==> flow/design.v <==
module debounce (
  clk,
  reset_n,
  data_in,
  data_out
);
  parameter WIDTH = 32;            
  parameter POLARITY = "HIGH";     
  parameter TIMEOUT = 50000;       
  parameter TIMEOUT_WIDTH = 16;    
  input wire clk;
  input wire reset_n;
  input wire [WIDTH-1:0] data_in;
  output wire [WIDTH-1:0] data_out;
  reg [TIMEOUT_WIDTH-1:0] counter [0:WIDTH-1];
  wire counter_reset [0:WIDTH-1];
  wire counter_enable [0:WIDTH-1];
  genvar i;
  generate for (i = 0; i < WIDTH; i = i+1)
  begin:  debounce_counter_loop
    always @ (posedge clk or negedge reset_n)
    begin
      if (reset_n == 0)
      begin
        counter[i] <= 0;
      end
      else
      begin
        if (counter_reset[i] == 1)   
        begin
          counter[i] <= 0;
        end
        else if (counter_enable[i] == 1)
        begin
          counter[i] <= counter[i] + 1'b1;
        end
      end
    end
    if (POLARITY == "HIGH")
    begin
      assign counter_reset[i] = (data_in[i] == 0);
      assign counter_enable[i] = (data_in[i] == 1) & (counter[i] < TIMEOUT);
      assign data_out[i] = (counter[i] == TIMEOUT) ? 1'b1 : 1'b0;
    end
    else
    begin
      assign counter_reset[i] = (data_in[i] == 1);
      assign counter_enable[i] = (data_in[i] == 0) & (counter[i] < TIMEOUT);
      assign data_out[i] = (counter[i] == TIMEOUT) ? 1'b0 : 1'b1;    
    end
  end  
  endgenerate
endmodule
Settings: LEC_CHECK=0, ABC_AREA=1, CAP_MARGIN=20, CORE_MARGIN=2, CORE_UTILIZATION=72, CTS_CLUSTER_DIAMETER=400, CTS_CLUSTER_SIZE=10, SETUP_SLACK_MARGIN=0.24, SLEW_MARGIN=20; clock period 2.22 ns.
run.sh (not shown) runs the stock make flow with config.mk's settings and CLKGATE_MAP_FILE=.
The baseline completed and failed the layout checks on setup timing.
Next try:
ABC_AREA = not set   (was 1)
CAP_MARGIN = 5   (was 20)
CORE_UTILIZATION = 18   (was 72)
CTS_CLUSTER_DIAMETER = 47   (was 400)
CTS_CLUSTER_SIZE = 83   (was 10)
GPL_TIMING_DRIVEN = 0   (was not set)
MIN_ROUTING_LAYER = met1   (was not set)
PLACE_DENSITY_LB_ADDON = 0.04   (was not set)
SETUP_SLACK_MARGIN = not set   (was 0.24)
clock period = 3.22 ns   (was 2.22 ns; I/O delays follow)
Outcome: With this change the flow passed the timing, design-rule and antenna checks; cell area climbs by 2.5%; die area climbs to 3.7 times its value; sequential share of layout area drops by 0.93 points; hold slack gains 0.014 ns; clock skew hardly moves; cell count stays flat; global-route usage drops by 24 points; core utilization drops by 62 points; count of clock-buffer cells in the layout climbs by 129.
Next try:
ABC_AREA = 1   (was not set)
CAP_MARGIN = 20   (was 5)
CORE_UTILIZATION = 61   (was 18)
CTS_CLUSTER_DIAMETER = not set   (was 47)
CTS_CLUSTER_SIZE = not set   (was 83)
GPL_TIMING_DRIVEN = not set   (was 0)
MIN_ROUTING_LAYER = not set   (was met1)
PLACE_DENSITY_LB_ADDON = not set   (was 0.04)
clock period = 3.43 ns   (was 3.22 ns; I/O delays follow)
=> Sequential power fell by 7.0%. Final area shrinks by 8.3%. Die area falls by 68%. Via count climbs by 25%. Hold slack degrades by 0.24 ns. Routed wire length is lower by 11%. Clock skew went down by 0.0040 ns. Clock power fell by 55%.

---

red:
RTL: the design.v shown in full above, as it stands there.
Settings: LEC_CHECK=0, ABC_AREA=1, CAP_MARGIN=20, CORE_MARGIN=2, CORE_UTILIZATION=70, CTS_CLUSTER_DIAMETER=374, PLACE_DENSITY_LB_ADDON=0.01, SETUP_SLACK_MARGIN=0.66, SLEW_MARGIN=20; clock period 2.23 ns.
Although it ran to completion, red produced a layout that fails the final checks because of negative setup slack.
Setup changes, red to blue
- removing SETUP_SLACK_MARGIN (formerly 0.66)
- setting CTS_CLUSTER_SIZE to 27 for the first time
- removing CTS_CLUSTER_DIAMETER (formerly 374)
- removing PLACE_DENSITY_LB_ADDON (formerly 0.01)
- changing CORE_UTILIZATION from 70 to 72
- changing CAP_MARGIN from 20 to 5
- setting HOLD_SLACK_MARGIN to 0.3 for the first time
- changing the clock period (ns, I/O delays scaled along) from 2.23 to 2.25
## What came out
- blue: flow complete, layout not clean; failing: negative setup slack
- The post-layout total power of blue falls short of that of red by 4.4%.
- red → blue: number of cells upsized or downsized after cts now sits lower, via count lower, routed wire length shows a reduction of 25%, cell count shows a reduction of 232, vertical extent of the die shrank by about 1.4%.
- On blue: met1 layer usage reported by global route is 0.83 points lower than what red gave.
- Cmp blue vs red: x dimension of the die lower in blue
- Compared to red, blue has final area 0.0039 sq mm lower.
- Setup slack: blue more than red
- red -> blue: number of violations of the max-capacitance limit delta 0, exact match
--- input diff blue..green ---
- setting MIN_ROUTING_LAYER to met1 for the first time
- removing ABC_AREA (formerly 1)
- setting CTS_CLUSTER_DIAMETER to 47 for the first time
- setting PLACE_DENSITY_LB_ADDON to 0.04 for the first time
- changing HOLD_SLACK_MARGIN from 0.3 to -0.1
- setting GPL_TIMING_DRIVEN to 0 for the first time
- changing CORE_UTILIZATION from 72 to 18
- changing CTS_CLUSTER_SIZE from 27 to 83
- changing CAP_MARGIN from 5 to 40
- changing the clock period (ns, I/O delays scaled along) from 2.25 to 3.22
- green: done, clean on timing, DRC and antenna
- Looking at portion of the post-synthesis area used by sequential elements, green sits 3.1 points higher than blue does.
- blue → green: share of power burned in the clock network rose 19 points, final worst setup slack rose 54 ps, required time reported for the critical path endpoint rose 780 ps, met3 layer wire length in the routed design fell 620 microns, total power draw rose about 8%.
- Area of the mapped netlist ends up higher on blue.
- Taking blue as the reference, in green cell count increased by 1.8% relative to the old numbers, multi-input gate share of total cell area decreased by 4.0 points relative to the old numbers, final instance area increased by 0.0019 sq mm relative to the old numbers.
For orange, these inputs were changed with respect to green:
- SLEW_MARGIN changed from 20 to 10
- CORE_UTILIZATION changed from 18 to 72
- HOLD_SLACK_MARGIN removed (was -0.1)
- ABC_AREA newly set to 1
- CTS_CLUSTER_DIAMETER changed from 47 to 31
- PLACE_DENSITY_LB_ADDON changed from 0.04 to 0.29
- CELL_PAD_IN_SITES_DETAIL_PLACEMENT newly set to 0
- GPL_TIMING_DRIVEN removed (was 0)
- CAP_MARGIN changed from 40 to 20
- MIN_ROUTING_LAYER removed (was met1)
- CTS_CLUSTER_SIZE changed from 83 to 15
- CORE_ASPECT_RATIO newly set to 0.92
- SETUP_SLACK_MARGIN newly set to -0.16
- the clock period (ns, I/O delays scaled along) changed from 3.22 to 2.22
Results
The flow for orange finished, though final verification flagged negative setup slack. In orange, sum of routed wire segments on met1 is lower than in green. Highest cell delay on the worst timing path on orange is down relative to green. orange ended with less worst setup slack after placement than green. Summary — summed negative setup slack over all endpoints, orange relative to green: lower, by 1650 ps. For orange, the cell type of the slowest stage on the worst timing path was sky130_fd_sc_hd__dfrtp_1, unlike green, where it was sky130_fd_sc_hd__or4_4. Changes observed in orange relative to green: HPWL after detailed placement rose by 2.4%; required time of the critical path fell by 800 ps; number of ordinary and repair buffers in the finished layout rose by 67; multi-input gate share of total cell area rose by 2.3 points. When the final numbers for green and orange were put side by side, the core utilization turned out to be greater in orange.
What purple does differently from orange at the input level:
- swapping 31 for 397 in CTS_CLUSTER_DIAMETER
- clearing CORE_ASPECT_RATIO, which used to be 0.92
- swapping 10 for 20 in SLEW_MARGIN
- clearing PLACE_DENSITY_LB_ADDON, which used to be 0.29
- clearing CTS_CLUSTER_SIZE, which used to be 15
- clearing CELL_PAD_IN_SITES_DETAIL_PLACEMENT, which used to be 0
- clearing SETUP_SLACK_MARGIN, which used to be -0.16
## What came out
- Between purple and orange, it is purple whose total power per unit cell area is lower, by 21%.
- purple vs orange — number of filler cells placed in the layout climbed by more than 10%
- Non-clock buffer count sits higher in purple than in orange.
- Compared with orange, in purple clock skew fell 6.6 ps, remaining max-slew budget at the tightest pin rose 2.0 points.
- A worst setup path startpoint of counter[13][11] is what purple shows, while counter[21][0] belongs to orange.
- Status purple: flow complete, layout not clean - negative setup slack
- Every stage of orange finished as expected; the final checks, on the other hand, flagged negative setup slack, which means the layout fails.
- Going from orange to purple, final estimated routing congestion in global placement shrank slightly.
- Going from orange to purple, the share of the clock period used by the worst path after layout was found to have gone down by 5.6 points.
- Looking only at clock power, and setting everything else aside, the higher value of purple and orange goes to orange.
- | minimum setup slack after placement | lower: purple |
Power is estimated from default activity; no workload was simulated.
